==> inputs of 01-10 <==
Design SequentialNonrestoringDivider128Bit, start of the top module:
module SequentialNonrestoringDivider128Bit(
    input [127:0] dividend_q,
    input [127:0] divisor_m,
    input clk,
	 input reset_n,
    output [127:0] quotient,
	 output [127:0] remainder,
	 output done
    );
Settings: LEC_CHECK=0, CAP_MARGIN=20, CELL_PAD_IN_SITES_DETAIL_PLACEMENT=2, CORE_MARGIN=2, CORE_UTILIZATION=40, CTS_CLUSTER_DIAMETER=37, MIN_ROUTING_LAYER=met2, SLEW_MARGIN=20; clock period 4.89 ns.
run.sh (not shown) runs the stock make flow with config.mk's settings and CLKGATE_MAP_FILE=.
==> 04-27 (differences from 01-10) <==
ABC_AREA = 1   (was unset)
CELL_PAD_IN_SITES_DETAIL_PLACEMENT = unset   (was 2)
CORE_UTILIZATION = 72   (was 40)
CTS_CLUSTER_DIAMETER = 94   (was 37)
CTS_CLUSTER_SIZE = 85   (was unset)
MIN_ROUTING_LAYER = unset   (was met2)
PLACE_DENSITY = 0.4   (was unset)
SETUP_SLACK_MARGIN = 0.8   (was unset)
==> flow/constraint.sdc (replaced) <==
create_clock -name core_clock -period 3.27 [get_ports {clk}]
set_input_delay 0.6540 -clock core_clock [delete_from_list [all_inputs] [get_ports {clk}]]
set_output_delay 0.6540 -clock core_clock [all_outputs]
set_load 0.01 [all_outputs]
==> 03-22 (differences from 01-10) <==
CELL_PAD_IN_SITES_DETAIL_PLACEMENT = unset   (was 2)
CORE_UTILIZATION = 72   (was 40)
CTS_CLUSTER_DIAMETER = unset   (was 37)
MIN_ROUTING_LAYER = unset   (was met2)
==> flow/constraint.sdc (replaced) <==
create_clock -name core_clock -period 3.27 [get_ports {clk}]
set_input_delay 0.6540 -clock core_clock [delete_from_list [all_inputs] [get_ports {clk}]]
set_output_delay 0.6540 -clock core_clock [all_outputs]
set_load 0.01 [all_outputs]
==> comparison table <==
	04-27	01-10	03-22
Die area	31400 um^2	55300 um^2	31100 um^2
Nets in the synthesized netlist	2928	2832	2832
Number of cell instances after yosys synthesis	2346	2250	2250
Fraction of synthesized cell area taken by the top area cell type	0.372	0.375	0.375
Post-place instance area	27800 um^2	27800 um^2	-
Global placement routability congestion	0.907	0.867	0.946
Area fraction in xor and xnor cells	0.0796	0.0816	0.0816
Post-synth mux share	0	0.00187	0.00187
Row count	63	84	63
Chip area estimate from yosys synthesis	21600 um^2	21400 um^2	21400 um^2
DPL Wire Length	59700 um	75300 um	-
Worst slack at placement	-1140 ps	-1160 ps	-
Status	did not finish	did not finish	did not finish
Failing step	clock tree synthesis	clock tree synthesis	detailed placement
Height of the die	177 um	235 um	176 um
Yosys simple share	0.134	0.118	0.118
Post-Syn Area	21600 um^2	21400 um^2	21400 um^2
Ao+oa area frac	0.0731	0.0900	0.0900
Mean Syn Cell Area	9.20 um^2	9.49 um^2	9.49 um^2
Distinct lib cells used	45	59	59
Adder-Cell Fraction of Synth Area	0.210	0.212	0.212
Core utilization before placement	0.730	0.406	0.726
Placed cell count	3228	3441	-

==> run a: inputs <==
SequentialNonrestoringDivider128Bit again, from the RTL that the note above started with.
clock: 5.5 ns
lec_check: 0
abc_area: 1
cap_margin: 20
cell_pad_in_sites_detail_placement: 1
core_margin: 7
core_utilization: 23
max_routing_layer: met4
slew_margin: 25
tns_end_percent: 35
==> inputs of run b, as changes to run a <==
--- a/flow/config.mk
+++ b/flow/config.mk
@@ -7,9 +7,7 @@
 export LEC_CHECK = 0
-export ABC_AREA = 1
 export CAP_MARGIN = 20
-export CELL_PAD_IN_SITES_DETAIL_PLACEMENT = 1
-export CORE_MARGIN = 7
-export CORE_UTILIZATION = 23
+export CORE_MARGIN = 2
+export CORE_UTILIZATION = 65
+export HOLD_SLACK_MARGIN = -0.08
 export MAX_ROUTING_LAYER = met4
-export SLEW_MARGIN = 25
-export TNS_END_PERCENT = 35
+export SLEW_MARGIN = 35
==> flow/constraint.sdc (replaced) <==
create_clock -name core_clock -period 4.49 [get_ports {clk}]
set_input_delay 0.8980 -clock core_clock [delete_from_list [all_inputs] [get_ports {clk}]]
set_output_delay 0.8980 -clock core_clock [all_outputs]
set_load 0.01 [all_outputs]
==> inputs of run c, as changes to run a <==
--- a/flow/config.mk
+++ b/flow/config.mk
@@ -8,8 +8,7 @@
 export ABC_AREA = 1
-export CAP_MARGIN = 20
-export CELL_PAD_IN_SITES_DETAIL_PLACEMENT = 1
-export CORE_MARGIN = 7
-export CORE_UTILIZATION = 23
-export MAX_ROUTING_LAYER = met4
-export SLEW_MARGIN = 25
-export TNS_END_PERCENT = 35
+export CAP_MARGIN = 30
+export CORE_MARGIN = 2
+export CORE_UTILIZATION = 70
+export CTS_CLUSTER_DIAMETER = 103
+export PLACE_DENSITY_LB_ADDON = 0.29
+export SLEW_MARGIN = 20
==> flow/constraint.sdc (replaced) <==
create_clock -name core_clock -period 3.54 [get_ports {clk}]
set_input_delay 0.7080 -clock core_clock [delete_from_list [all_inputs] [get_ports {clk}]]
set_output_delay 0.7080 -clock core_clock [all_outputs]
set_load 0.01 [all_outputs]
==> qor summary <==
Root buf cell: run a sky130_fd_sc_hd__clkbuf_16; run c -; run b sky130_fd_sc_hd__clkbuf_16
Cts-stage hold buffer count: run a 0; run c -; run b 0
Number of standard cells reported by yosys: run a 2346; run c 2346; run b 2250
Pins over their slew limit: run a 0; run c -; run b 0
Via count of the first global-routing pass: run a 18800; run c -; run b 18800
FF+latch area: run a 8090 um^2; run c -; run b 8090 um^2
Top contributor to total power: run a clock; run c -; run b sequential cells
Flop pwr share: run a 38.6%; run c -; run b 44.0%
Worst R2R End: run a a_shift[63]$_DFFE_PP_; run c -; run b a_shift[90]$_DFFE_PP_
CP Class: run a input port to flop; run c -; run b input port to flop
Max Cap Viol: run a 0; run c -; run b 0
Post-CTS sizing: run a 0; run c -; run b 49
Outcome: run a no timing/DRC/antenna violations; run c did not finish; run b failed layout checks
Last stage reached: run a -; run c 4_1_cts; run b -
Violated checks: run a -; run c -; run b negative setup slack
Fraction of synthesized cell area in xor and xnor cells: run a 7.96%; run c 7.96%; run b 8.16%
Number of placement rows: run a 112; run c 64; run b 66
Clock Buffer Count: run a 45; run c -; run b 40
NetSw: run a 1.74 mW; run c -; run b 1.63 mW
Max IR drop VDD: run a 0.174 mV; run c -; run b 0.332 mV
HP Class: run a flop to flop; run c -; run b input port to asynchronous set/reset pin
CP endpoint kind: run a flop; run c -; run b flop
Remaining antenna violation count after routing: run a 0; run c -; run b 0
Most Crowded Layer GR: run a met2; run c -; run b met2
Routed length on met2: run a 35.7 mm; run c -; run b 36.7 mm
Finish-stage setup viols: run a 0; run c -; run b 79
CP max stage cell: run a sky130_fd_sc_hd__clkdlybuf4s50_1; run c -; run b sky130_fd_sc_hd__clkdlybuf4s50_1
Unrepaired setup endpoints after global routing: run a no; run c -; run b yes
Count of final hold-check violations: run a 0; run c -; run b 0
Power and IR drop assume default switching activity.
